Design serial, start of the top module:
module serial
    (  
      input  clk  
    , input  reset  
    , input  enable  
    , input  can_send
    , input [7:0] data_in
    , input  in_stb
    , output wire [7:0] data_out
    , output wire  out_stb
    );
Size: ~310 flip-flops, about 22 I/O pins, about 0.024 mm2 of cells after synthesis.
export LEC_CHECK = 0
export CAP_MARGIN = 25
export CELL_PAD_IN_SITES_DETAIL_PLACEMENT = 0
export CORE_MARGIN = 2
export CORE_UTILIZATION = 22
export CTS_CLUSTER_SIZE = 67
export GPL_TIMING_DRIVEN = 0
export MIN_ROUTING_LAYER = met2
export PLACE_DENSITY_LB_ADDON = 0.15
export SETUP_SLACK_MARGIN = 1.34
export SLEW_MARGIN = 20
create_clock -name core_clock -period 6.94 [get_ports {clk}]
run.sh (not shown) runs the stock make flow with config.mk's settings and CLKGATE_MAP_FILE=.
The first run finished with timing, DRC and antenna clean.
==> next run, changes <==
Settings changed: CAP_MARGIN 25 to 20, CELL_PAD_IN_SITES_DETAIL_PLACEMENT 0 to not set, CORE_UTILIZATION 22 to 72, CTS_CLUSTER_SIZE 67 to 50, GPL_TIMING_DRIVEN 0 to not set, MAX_ROUTING_LAYER set to met4, MIN_ROUTING_LAYER met2 to not set, PLACE_DENSITY_LB_ADDON 0.15 to 0.0, SETUP_SLACK_MARGIN 1.34 to 1.46.
Clock period 6.94 ns to 4.92 ns, I/O delays scaled along.
What happened: The new run failed in global routing (5_1_grt) (ODB-0269). Die size decreases by 69%. Synthesized cell count is unchanged. Synthesized area stays the same.
==> next run, changes <==
Settings changed: CORE_UTILIZATION 72 to 40, CTS_CLUSTER_SIZE 50 to not set, MAX_ROUTING_LAYER met4 to not set, PLACE_DENSITY_LB_ADDON 0.0 to not set, SETUP_SLACK_MARGIN 1.46 to not set.
Clock period 4.92 ns to 10.0 ns, I/O delays scaled along.
Now the flow finished with timing, DRC and antenna clean.
Synthesized area stays the same.
Synthesized cell count stays the same.
Die area grows by 78%.
==> next run, changes <==
Settings changed: ABC_AREA set to 1, CAP_MARGIN 20 to 0, CELL_PAD_IN_SITES_GLOBAL_PLACEMENT set to 3, CORE_ASPECT_RATIO set to 1.08, MAX_ROUTING_LAYER set to met4.
What happened: Flip-flop count does not change; die area rose by 7.2%; worst hold slack stays flat; sequential power rose by 17%.

Setup of run A:
Starting RTL as in the previous note.
Settings: LEC_CHECK=0, CAP_MARGIN=20, CORE_MARGIN=2, CORE_UTILIZATION=40, CTS_CLUSTER_SIZE=62, GPL_ROUTABILITY_DRIVEN=1, MAX_ROUTING_LAYER=met4, MIN_ROUTING_LAYER=met2, PLACE_DENSITY=0.76, SETUP_SLACK_MARGIN=2.19, SLEW_MARGIN=20, TNS_END_PERCENT=40; clock period 10.0 ns.
--- input diff run A..run B ---
- removing MAX_ROUTING_LAYER (formerly met4)
- removing CTS_CLUSTER_SIZE (formerly 62)
- removing GPL_ROUTABILITY_DRIVEN (formerly 1)
- removing SETUP_SLACK_MARGIN (formerly 2.19)
- changing CORE_UTILIZATION from 40 to 65
- removing TNS_END_PERCENT (formerly 40)
- removing PLACE_DENSITY (formerly 0.76)
- removing MIN_ROUTING_LAYER (formerly met2)
- changing the clock period (ns, I/O delays scaled along) from 10.0 to 7.85
Notes after the runs:
Compared run B against run A; worst-case hold slack within noise. Between run A and run B, TritonCTS buffer count increased. Delta (run B minus run A): total power of the final layout went up; relative contribution of sequential cells to total power fell by 0.3 points; cell count down 324; routed length on met1 up 25000 um. Higher via count goes to run A over run B.
Here is what was changed in the inputs of run C compared with run B.
- an added TNS_END_PERCENT of 40
- an added SETUP_SLACK_MARGIN of 2.19
- a change of CORE_UTILIZATION from 65 to 40
- an added MAX_ROUTING_LAYER of met4
- an added GPL_ROUTABILITY_DRIVEN of 0
- an added CTS_CLUSTER_SIZE of 62
- a change of the clock period (ns, I/O delays scaled along) from 7.85 to 10.0
==> comparison <==
Higher share of power burned in registers among run B and run C: run B. Measured against each other, run B and run C differ in clock share of power, the higher figure coming from run C. The post-route worst setup slack of run C is higher than that of run B. Changes observed in run C relative to run B: wire length of the first global-routing pass now sits higher; cell area now sits higher; non-clock buffer count now sits lower.
--- input diff run C..run D ---
- CTS_CLUSTER_SIZE now 50, was 62
- SETUP_SLACK_MARGIN no longer set, was 2.19
- MAX_ROUTING_LAYER no longer set, was met4
- PLACE_DENSITY_LB_ADDON now 0.0, previously not set
- GPL_ROUTABILITY_DRIVEN no longer set, was 0
- TNS_END_PERCENT no longer set, was 40
- CORE_UTILIZATION now 72, was 40
- the clock period (ns, I/O delays scaled along) now 5.56, was 10.0
- Status run D: flow complete, layout not clean - negative setup slack
- Between run C and run D, global-route wire length before repair is lower for run C, run D comes in above that.
- [run D vs run C] combinational gate area: higher in run D
- Of run D and run C, it is run D that has the higher critical path depth.
- Going from run C to run D, total power draw has increased; wire length has increased.

Starting RTL as in the previous note.
// serial
module serial
    (  
      input  clk  
    , input  reset  
    , input  enable  
    , input  can_send
    , input [7:0] data_in
    , input  in_stb
    , output wire [7:0] data_out
    , output wire  out_stb
    );
  wire [8:0] c_ds_app_arg;
  wire  c_ds_app_arg_0;
  reg [5:0] maybeToBoola_c_ds_app_arg;
  wire [7:0] c_ds_app_arg_1;
  wire [6:0] result_0;
  wire [7:0] a;
  wire [12:0] result_1;
  reg [6:0] result_2;
  wire [6:0] c_case_alt;
  reg [6:0] c_case_alt_0;
  wire [1:0] dir;
  wire [6:0] c_case_alt_1;
  wire [6:0] c_case_alt_2;
  wire [6:0] c_case_alt_3;
  wire [3:0] a1;
  reg [4:0] inp_n;
  wire signed [63:0] c_inp_n_app_arg;
  reg [5:0] c_app_arg;
  wire [5:0] c_case_alt_4;
  reg [5:0] c_case_alt_5;
  reg [5:0] c_case_alt_6;
  wire [0:0] ctr;
  wire [1:0] ctr_0;
  wire [2:0] ctr_1;
  reg [5:0] result_3;
  reg [5:0] c_case_alt_7;
  reg [5:0] c_case_alt_8;
  reg [5:0] c_case_alt_9;
  wire [20:0] c_case_scrut;
  wire signed [63:0] wild;
  wire signed [63:0] c_wild_app_arg;
  wire  c_ds_app_arg_2;
  reg [31:0] maybeToBoola_c_ds_app_arg_0;
  wire [5:0] c_ds_app_arg_3;
  wire [32:0] result_4;
  wire [5:0] a_0;
  wire signed [63:0] c_r_app_arg;
  wire [15:0] result_5;
  wire signed [63:0] c_ds1_app_arg;
  wire [16:0] r;
  wire [15:0] result_6;
  wire signed [63:0] c_r_app_arg_0;
  wire [15:0] result_7;
  reg [32:0] c_app_arg_0;
  wire [64:0] result_8;
  wire [15:0] x;
  wire [15:0] y;
  wire [3:0] n;
  wire [3:0] n_0;
  wire [3:0] n_1;
  reg [31:0] ds1;
  wire [16:0] r_0;
  wire [16:0] r_1;
  ...
clock: 6.66 ns
lec_check: 0
cap_margin: 20
cell_pad_in_sites_global_placement: 0
core_aspect_ratio: 1.41
core_margin: 2
core_utilization: 72
cts_cluster_diameter: 57
gpl_routability_driven: 1
gpl_timing_driven: 1
hold_slack_margin: -0.08
max_routing_layer: met4
place_density_lb_addon: 0.01
setup_slack_margin: 1.91
slew_margin: 20
tns_end_percent: 85
The starting point completed with no timing, DRC or antenna violations.
Next try:
CELL_PAD_IN_SITES_GLOBAL_PLACEMENT = 1   (was 0)
CORE_UTILIZATION = 56   (was 72)
CTS_CLUSTER_DIAMETER = not set   (was 57)
HOLD_SLACK_MARGIN = not set   (was -0.08)
PLACE_DENSITY = 0.43   (was not set)
PLACE_DENSITY_LB_ADDON = not set   (was 0.01)
SETUP_SLACK_MARGIN = not set   (was 1.91)
clock period = 11.2 ns   (was 6.66 ns; I/O delays follow)
Clock skew rises by 0.0069 ns.
Clock-buffer cell count went down by 2.
Worst setup slack gets better by 3.7 ns.
Next try:
CELL_PAD_IN_SITES_GLOBAL_PLACEMENT = not set   (was 1)
CORE_ASPECT_RATIO = not set   (was 1.41)
CORE_UTILIZATION = 57   (was 56)
GPL_ROUTABILITY_DRIVEN = not set   (was 1)
GPL_TIMING_DRIVEN = not set   (was 1)
MAX_ROUTING_LAYER = not set   (was met4)
PLACE_DENSITY = not set   (was 0.43)
TNS_END_PERCENT = not set   (was 85)
clock period = 6.8 ns   (was 11.2 ns; I/O delays follow)
The new run went through all stages and came out clean.
Via count rose by 1.2%.
Worst setup slack degrades by 4.1 ns.
Worst hold slack barely changes.
Area after synthesis is unchanged.
Clock-buffer cell count rose by 8.
Final area rose by 0.47%.
Next try:
ABC_AREA = 1   (was not set)
CORE_UTILIZATION = 72   (was 57)
clock period = 7.03 ns   (was 6.8 ns; I/O delays follow)
Effect:
- The changed run produced a clean layout
- area after synthesis climbs by 7.3%
- worst hold slack gets better by 0.0054 ns
- die size shrinks by 15%
- global-route usage rose by 9.8 points
- via count is higher by 22%
- utilization grows by 16 points
- sequential share of layout area goes down by 1.7 points
- setup slack gains 0.59 ns
- maximum frequency went up by 5.9%
- clock skew came out lower by 0.0063 ns
- cell area rose by 6.1%
No activity file was given, so power comes from the tool's default toggle rates.
